==> tundra: inputs <==
==> flow/design.v <==
/*verilator lint_off UNUSEDSIGNAL*/
/*verilator lint_off MULTITOP*/
/*verilator lint_off WIDTH*//*verilator lint_off LATCH*/
module fadd_sub(
  input logic        clk_i,
  input logic [31:0] operand_a,
  input logic [31:0] operand_b,
  output logic[31:0] result_o
);
  logic [7:0]  a_exponent, b_exponent;             
  logic [7:0]  result_exponent;
  logic [23:0] a_mantissa, b_mantissa;             
  logic [24:0] result_mantissa;
  logic        a_sign, b_sign, result_sign;        
  logic [23:0] tmp_mantissa;
  logic [7:0]  in_e, out_e;
  logic [24:0] in_m, out_m;
  logic [7:0]  diff;
always_ff@(posedge(clk_i))
begin
  a_sign <= operand_a[31];
  b_sign <= operand_b[31];
  if(operand_a[30:23]==0)
    begin
      a_exponent <= (operand_a[22:0] != 0)? 8'b00000001 : 8'b00000000;
      a_mantissa <= {1'b0,operand_a[22:0]};
    end
  else
    begin
      a_exponent <= operand_a[30:23];
      a_mantissa <= {1'b1,operand_a[22:0]};
    end
  if(operand_b[30:23]==0)
    begin
      b_exponent <= (operand_b[22:0] != 0)? 8'b00000001 : 8'b00000000;
      b_mantissa <= {1'b0,operand_b[22:0]};
    end
  else
    begin
      b_exponent <= operand_b[30:23];
      b_mantissa <= {1'b1,operand_b[22:0]};
    end
end
always_comb
begin
  diff         = 8'd0;
  tmp_mantissa = 24'd0;
  if(a_exponent == b_exponent)
    begin
      result_exponent = a_exponent;
      if(a_sign == b_sign)                                                     
        begin
          result_sign           = a_sign;
          result_mantissa       = a_mantissa + b_mantissa;
        end
      else                                                                    
        begin
          if(a_mantissa > b_mantissa)
            begin
              result_sign     = a_sign;
              result_mantissa = a_mantissa - b_mantissa;
            end
          else
            begin
              result_sign     = b_sign;
              result_mantissa = b_mantissa - a_mantissa;
            end
        end
    end
  else                                                                               
    begin
      if(a_exponent > b_exponent)
        begin
          result_sign     = a_sign;
          result_exponent = a_exponent;
          diff            = a_exponent - b_exponent;
          tmp_mantissa    = b_mantissa >> diff;
          if(a_sign == b_sign)
            result_mantissa = a_mantissa + tmp_mantissa;
          else
            result_mantissa = a_mantissa - tmp_mantissa;
        end
      else
        begin
          result_sign      = b_sign;
          result_exponent  = b_exponent;
          diff             = b_exponent - a_exponent;
          tmp_mantissa     = a_mantissa >> diff;
          if(a_sign == b_sign)
            result_mantissa  = b_mantissa + tmp_mantissa;
          else
            result_mantissa  = b_mantissa - tmp_mantissa;
        end
    end
  if(result_mantissa[24]==1)
    begin
      result_exponent = result_exponent + 8'd1;
      result_mantissa = result_mantissa >> 1;
    end
  result_o = {result_sign, result_exponent, result_mantissa[22:0]};
end
endmodule
==> flow/run.sh <==
#!/bin/bash
# the make line also repeats each setting of config.mk as NAME=value (left out here)
make -C /OpenROAD-flow-scripts/flow DESIGN_CONFIG=/design/flow/config.mk WORK_HOME=/design/flow/orfs CLKGATE_MAP_FILE= finish
==> flow/config.mk <==
export PLATFORM = sky130hd
export DESIGN_NAME = fadd_sub
export DESIGN_NICKNAME = fadd_sub
export VERILOG_FILES = /design/flow/design.v
export SDC_FILE = /design/flow/constraint.sdc
export NUM_CORES = 4
export LEC_CHECK = 0
export CAP_MARGIN = 30
export CELL_PAD_IN_SITES_DETAIL_PLACEMENT = 1
export CELL_PAD_IN_SITES_GLOBAL_PLACEMENT = 3
export CORE_ASPECT_RATIO = 0.54
export CORE_MARGIN = 6
export CORE_UTILIZATION = 43
export CTS_CLUSTER_SIZE = 43
export HOLD_SLACK_MARGIN = -0.09
export MAX_ROUTING_LAYER = met5
export MIN_ROUTING_LAYER = met2
export SLEW_MARGIN = 15
==> flow/constraint.sdc <==
create_clock -name core_clock -period 15.7 [get_ports {clk_i}]
set_input_delay 3.1400 -clock core_clock [delete_from_list [all_inputs] [get_ports {clk_i}]]
set_output_delay 3.1400 -clock core_clock [all_outputs]
set_load 0.01 [all_outputs]
==> zinc: changes against tundra <==
Settings changed: CAP_MARGIN 30 to 15, CELL_PAD_IN_SITES_DETAIL_PLACEMENT 1 to not set, CELL_PAD_IN_SITES_GLOBAL_PLACEMENT 3 to not set, CORE_ASPECT_RATIO 0.54 to not set, CTS_CLUSTER_DIAMETER set to 179, CTS_CLUSTER_SIZE 43 to 99, HOLD_SLACK_MARGIN -0.09 to not set, MIN_ROUTING_LAYER met2 to not set, PLACE_DENSITY set to 0.61, SETUP_SLACK_MARGIN set to -1.04, SLEW_MARGIN 15 to 35, TNS_END_PERCENT set to 10.
==> flow/constraint.sdc (replaced) <==
create_clock -name core_clock -period 14.7 [get_ports {clk_i}]
set_input_delay 2.9400 -clock core_clock [delete_from_list [all_inputs] [get_ports {clk_i}]]
set_output_delay 2.9400 -clock core_clock [all_outputs]
set_load 0.01 [all_outputs]
==> notes <==
- Synthesized cell count is the same in tundra and zinc.
- Synthesized area is the same in zinc and tundra.
- Between zinc and tundra, the lower die size is in zinc (gap 0.63%, measured against tundra).
- tundra never finished: it broke off in global placement, error GPL-0301. zinc passed the timing, DRC and antenna checks.
==> figures <==
                                   zinc                  tundra
Yosys Chip Area                10410 sq um             10410 sq um
Synthesis warning total                  1                       1
Starting Density                    44.10%                  44.22%
Core Area                      23610 sq um             23550 sq um
Vert. Die Dim                     167.6 um                126.4 um
X dimension of the die            167.6 um                223.8 um
Flops & latches, synth                  66                      66
Adder share                         14.73%                  14.73%
Chip area                      28090 sq um             28270 sq um
Synth unique cells                      85                      85
Std cell rows                           56                      41
Run status                  finished clean  stopped before the end
Failing step                             -        global placement
Largest type area fraction          13.58%                  13.58%

* * *

==> inputs of trial 82 <==
Starts from the design.v that is shown in full above.
clock: 8.75 ns
lec_check: 0
cap_margin: 15
core_margin: 2
core_utilization: 72
cts_cluster_diameter: 28
cts_cluster_size: 36
max_routing_layer: met5
place_density_lb_addon: 0.0
setup_slack_margin: 2.54
slew_margin: 35
tns_end_percent: 95
run.sh (not shown) runs the stock make flow with config.mk's settings and CLKGATE_MAP_FILE=.
==> inputs of build 22, as changes to trial 82 <==
==> flow/config.mk (replaced) <==
export PLATFORM = sky130hd
export DESIGN_NAME = fadd_sub
export DESIGN_NICKNAME = fadd_sub
export VERILOG_FILES = /design/flow/design.v
export SDC_FILE = /design/flow/constraint.sdc
export NUM_CORES = 4
export LEC_CHECK = 0
export CAP_MARGIN = 20
export CELL_PAD_IN_SITES_GLOBAL_PLACEMENT = 1
export CORE_MARGIN = 2
export CORE_UTILIZATION = 43
export SLEW_MARGIN = 20
==> flow/constraint.sdc (replaced) <==
create_clock -name core_clock -period 12.0 [get_ports {clk_i}]
set_input_delay 2.4000 -clock core_clock [delete_from_list [all_inputs] [get_ports {clk_i}]]
set_output_delay 2.4000 -clock core_clock [all_outputs]
set_load 0.01 [all_outputs]
==> inputs of build 35, as changes to trial 82 <==
==> flow/config.mk (replaced) <==
export PLATFORM = sky130hd
export DESIGN_NAME = fadd_sub
export DESIGN_NICKNAME = fadd_sub
export VERILOG_FILES = /design/flow/design.v
export SDC_FILE = /design/flow/constraint.sdc
export NUM_CORES = 4
export LEC_CHECK = 0
export CAP_MARGIN = 20
export CORE_MARGIN = 2
export CORE_UTILIZATION = 65
export SETUP_SLACK_MARGIN = 1.69
export SLEW_MARGIN = 20
export TNS_END_PERCENT = 5
==> flow/constraint.sdc (replaced) <==
create_clock -name core_clock -period 6.56 [get_ports {clk_i}]
set_input_delay 1.3120 -clock core_clock [delete_from_list [all_inputs] [get_ports {clk_i}]]
set_output_delay 1.3120 -clock core_clock [all_outputs]
set_load 0.01 [all_outputs]
==> impl_metrics.json <==
{
  "dp.cells": 1759,
  "dpl_cell_area_sq_um": 11600,
  "placeableCoreArea_sq_um": 23600,
  "die_h_um": 160,
  "pg_clk_uw": 298,
  "place_hpwl_um": 32700,
  "gp_congestion": 0.951,
  "tightest_slew_ns": 1.10,
  "status": "timing/DRC/antenna clean",
  "initial_utilization_pct": 44.1,
  "chipArea_sq_um": 25500,
  "fp-row-count": 56
}
The numbers above come from build 22.

==> impl_metrics.json <==
{
  "initial_utilization_pct": 66.0,
  "gp_congestion": 1.33,
  "fp-row-count": 46,
  "io_pins": 97,
  "error": "[ERROR GRT-0116] Global routing finished with congestion. Check the congestion regions in the DRC Viewer.",
  "die_h_um": 131,
  "place_hpwl_um": 36400,
  "lastStage": "global routing",
  "status": "did not finish",
  "placeableCoreArea_sq_um": 15800,
  "dpl_cell_area_sq_um": 14000,
  "chipArea_sq_um": 17000
}
The numbers above come from build 35.

==> impl_metrics.json <==
{
  "gp_congestion": 1.20,
  "dp.cells": 1832,
  "die_h_um": 124,
  "synthCells": 1402,
  "fp-row-count": 43,
  "lastStage": "clock tree synthesis",
  "place_hpwl_um": 40900,
  "area_leaders": "ha_1 (14%), dfxtp_1 (13%), a21oi_1 (5.7%)",
  "die_w_um": 124,
  "dpl_cell_area_sq_um": 13400,
  "initial_utilization_pct": 74.4,
  "chipArea_sq_um": 15400,
  "status": "did not finish",
  "placeableCoreArea_sq_um": 14000,
  "error": "[ERROR DPL-0038] Utilization greater than 100%, impossible to legalize"
}
The numbers above come from trial 82.


* * *

==> inputs of job 4216 <==
// fadd_sub: RTL as listed in full above, without the edits since
==> flow/config.mk <==
export PLATFORM = sky130hd
export DESIGN_NAME = fadd_sub
export DESIGN_NICKNAME = fadd_sub
export VERILOG_FILES = /design/flow/design.v
export SDC_FILE = /design/flow/constraint.sdc
export NUM_CORES = 4
export LEC_CHECK = 0
export CAP_MARGIN = 0
export CORE_MARGIN = 6
export CORE_UTILIZATION = 43
export CTS_CLUSTER_DIAMETER = 179
export CTS_CLUSTER_SIZE = 99
export MAX_ROUTING_LAYER = met5
export PLACE_DENSITY = 0.61
export SETUP_SLACK_MARGIN = -1.45
export SLEW_MARGIN = 35
export TNS_END_PERCENT = 10
==> flow/constraint.sdc <==
create_clock -name core_clock -period 14.7 [get_ports {clk_i}]
set_input_delay 2.9400 -clock core_clock [delete_from_list [all_inputs] [get_ports {clk_i}]]
set_output_delay 2.9400 -clock core_clock [all_outputs]
set_load 0.01 [all_outputs]
==> job 2836 (differences from job 4216) <==
==> flow/config.mk (replaced) <==
export PLATFORM = sky130hd
export DESIGN_NAME = fadd_sub
export DESIGN_NICKNAME = fadd_sub
export VERILOG_FILES = /design/flow/design.v
export SDC_FILE = /design/flow/constraint.sdc
export NUM_CORES = 4
export LEC_CHECK = 0
export ABC_AREA = 1
export CAP_MARGIN = 15
export CELL_PAD_IN_SITES_GLOBAL_PLACEMENT = 3
export CORE_ASPECT_RATIO = 0.51
export CORE_MARGIN = 2
export CORE_UTILIZATION = 47
export CTS_CLUSTER_SIZE = 62
export GPL_ROUTABILITY_DRIVEN = 1
export GPL_TIMING_DRIVEN = 1
export MAX_ROUTING_LAYER = met5
export MIN_ROUTING_LAYER = met1
export PLACE_DENSITY_LB_ADDON = 0.19
export SETUP_SLACK_MARGIN = 0.48
export SLEW_MARGIN = 40
export TNS_END_PERCENT = 95
==> results <==
| metric | job 4216 | job 2836 |
|---|---|---|
| Number of cells in Yosys stat | 1402 | 1938 |
| Post-synthesis compound-gate area fraction | 25.7% | 16.8% |
| Leading area contributor after synthesis | sky130_fd_sc_hd__ha_1 | sky130_fd_sc_hd__nand2_1 |
| Placement row count | 56 | 40 |
| Horizontal die dimension | 168 um | 220 um |
| Top area contributor share | 13.6% | 19.8% |
| Die area | 0.0281 mm2 | 0.0251 mm2 |
| Placeable Area | 0.0236 mm2 | 0.0235 mm2 |
| Count of different cell masters after synthesis | 85 | 51 |
| Mean post-synth cell area | 7.43 um2 | 5.78 um2 |
| Area of the mapped netlist | 0.0104 mm2 | 0.0112 mm2 |
| Synth Instances | 1402 | 1938 |
| Chip area estimate from yosys synthesis | 0.0104 mm2 | 0.0112 mm2 |
| Mapped Nets | 1586 | 2122 |
| Area fraction in mux cells | 12.1% | 0.0894% |
| Part of the Yosys area used for sequential elements | 12.7% | 11.8% |
| Outcome | complete, no violations | did not finish |
| Failing step | - | global placement without I/O (3_1_place_gp_skip_io) |

* * *

==> job 2370: inputs <==
// fadd_sub: RTL as listed in full above, without the edits since
clock: 14.7 ns
lec_check: 0
cap_margin: 15
core_margin: 6
core_utilization: 47
cts_cluster_diameter: 245
cts_cluster_size: 99
max_routing_layer: met5
place_density: 0.61
setup_slack_margin: -1.04
slew_margin: 35
tns_end_percent: 10
==> inputs of job 2562, as changes to job 2370 <==
- CORE_MARGIN: 6 -> 2
- CORE_UTILIZATION: 47 -> 72
- CTS_CLUSTER_DIAMETER: 245 -> 45
- CTS_CLUSTER_SIZE: 99 -> 33
- PLACE_DENSITY: 0.61 -> not set
- SETUP_SLACK_MARGIN: -1.04 -> -0.12
- TNS_END_PERCENT: 10 -> 5
==> flow/constraint.sdc (replaced) <==
create_clock -name core_clock -period 9.84 [get_ports {clk_i}]
set_input_delay 1.9680 -clock core_clock [delete_from_list [all_inputs] [get_ports {clk_i}]]
set_output_delay 1.9680 -clock core_clock [all_outputs]
set_load 0.01 [all_outputs]
==> inputs of job 8536, as changes to job 2370 <==
- ABC_AREA: not set -> 1
- CORE_MARGIN: 6 -> 2
- CORE_UTILIZATION: 47 -> 66
- CTS_CLUSTER_DIAMETER: 245 -> 29
- CTS_CLUSTER_SIZE: 99 -> 72
- PLACE_DENSITY: 0.61 -> not set
- SETUP_SLACK_MARGIN: -1.04 -> not set
- TNS_END_PERCENT: 10 -> 95
==> flow/constraint.sdc (replaced) <==
create_clock -name core_clock -period 9.71 [get_ports {clk_i}]
set_input_delay 1.9420 -clock core_clock [delete_from_list [all_inputs] [get_ports {clk_i}]]
set_output_delay 1.9420 -clock core_clock [all_outputs]
set_load 0.01 [all_outputs]
==> qor summary <==
quantity	job 8536	job 2562	job 2370
Area of the multi-input gates	8720 µm²	-	8300 µm²
Max-slew headroom at the worst pin	0.366	-	0.388
Xor/xnor share	0.0854	0.0649	0.0649
OpenROAD warning count	83	-	81
Static Leakage	6.72 nW	-	5.21 nW
Horizontal die dimension	134 µm	124 µm	161 µm
FF+latch count	66	-	66
Post-synthesis average cell area	5.78 µm²	7.43 µm²	7.43 µm²
Post-route non-filler standard cell count	2204	-	1722
Status	complete, no violations	did not finish	complete, no violations
Last stage reached	-	global routing (5_1_grt)	-
Fraction of power spent switching nets	0.531	-	0.486
Via count	13900	-	10800
Top metal layer carrying routed signals	met4	-	met4
Placed inst area	12100 µm²	12000 µm²	11400 µm²
Multi-input logic portion of the cell area	0.683	-	0.703
Inverters	218	-	115
Post-synthesis cell area	11200 µm²	10400 µm²	10400 µm²
Worst hold slack	2.03 ns	-	3.03 ns
Metal1 wirelength	15700 µm	-	17100 µm
Hold Startpoint	operand_a[31]	-	operand_a[31]

* * *

==> raven <==
Starts from the design.v that is shown in full above.
clock: 12.0 ns
lec_check: 0
cap_margin: 20
core_margin: 7
core_utilization: 40
cts_cluster_diameter: 187
cts_cluster_size: 100
slew_margin: 20
tns_end_percent: 15
==> willow: changes against raven <==
--- a/flow/config.mk
+++ b/flow/config.mk
@@ -8,7 +8,8 @@
 export CAP_MARGIN = 20
 export CORE_MARGIN = 7
-export CORE_UTILIZATION = 40
+export CORE_UTILIZATION = 65
 export CTS_CLUSTER_DIAMETER = 187
 export CTS_CLUSTER_SIZE = 100
+export SETUP_SLACK_MARGIN = -0.99
 export SLEW_MARGIN = 20
 export TNS_END_PERCENT = 15
==> comparison table <==
Status: raven timing/DRC/antenna clean; willow failed layout checks
Violated checks: raven -; willow negative setup slack
Clock Power Share: raven 12.7%; willow 12.4%
Non-filler instance count after layout: raven 1796; willow 1667
Tool warning count: raven 81; willow 83
Depth of the critical timing path with buffers and inverters included: raven 37; willow 36
Upper clock frequency limit: raven 0.0866 GHz; willow 0.0824 GHz
Minimum period implied by the final worst setup slack: raven 11.54 ns; willow 12.14 ns
Core Box Area: raven 25300 µm²; willow 15800 µm²
Switching share of power: raven 47.8%; willow 48.5%
Final Cycle Share: raven 96.2%; willow 101%
Share of the core filled by cells before placement: raven 41.1%; willow 66.0%
Area growth syn-to-layout: raven 15.8%; willow 12.5%
Final Worst Setup Slack: raven 0.459 ns; willow -0.142 ns
Post-Route M1 WL: raven 17300 µm; willow 14400 µm
Buffers excl. clock: raven 129; willow 116
Final non-filler cell area: raven 12100 µm²; willow 11700 µm²
Met3 global-route usage: raven 4.12%; willow 8.48%
Total Die Area: raven 30700 µm²; willow 19800 µm²
Setup Total Neg Slack: raven 0 ns; willow -0.142 ns
Pleak: raven 5.30 nW; willow 5.22 nW
GRT Util Overall: raven 24.7%; willow 36.9%
Power dissipated by switching net loads: raven 1.14 mW; willow 1.15 mW
CP max stage delay: raven 0.56 ns; willow 0.62 ns
Area of the multi-input gates: raven 8350 µm²; willow 8270 µm²
Power and IR drop assume default switching activity.
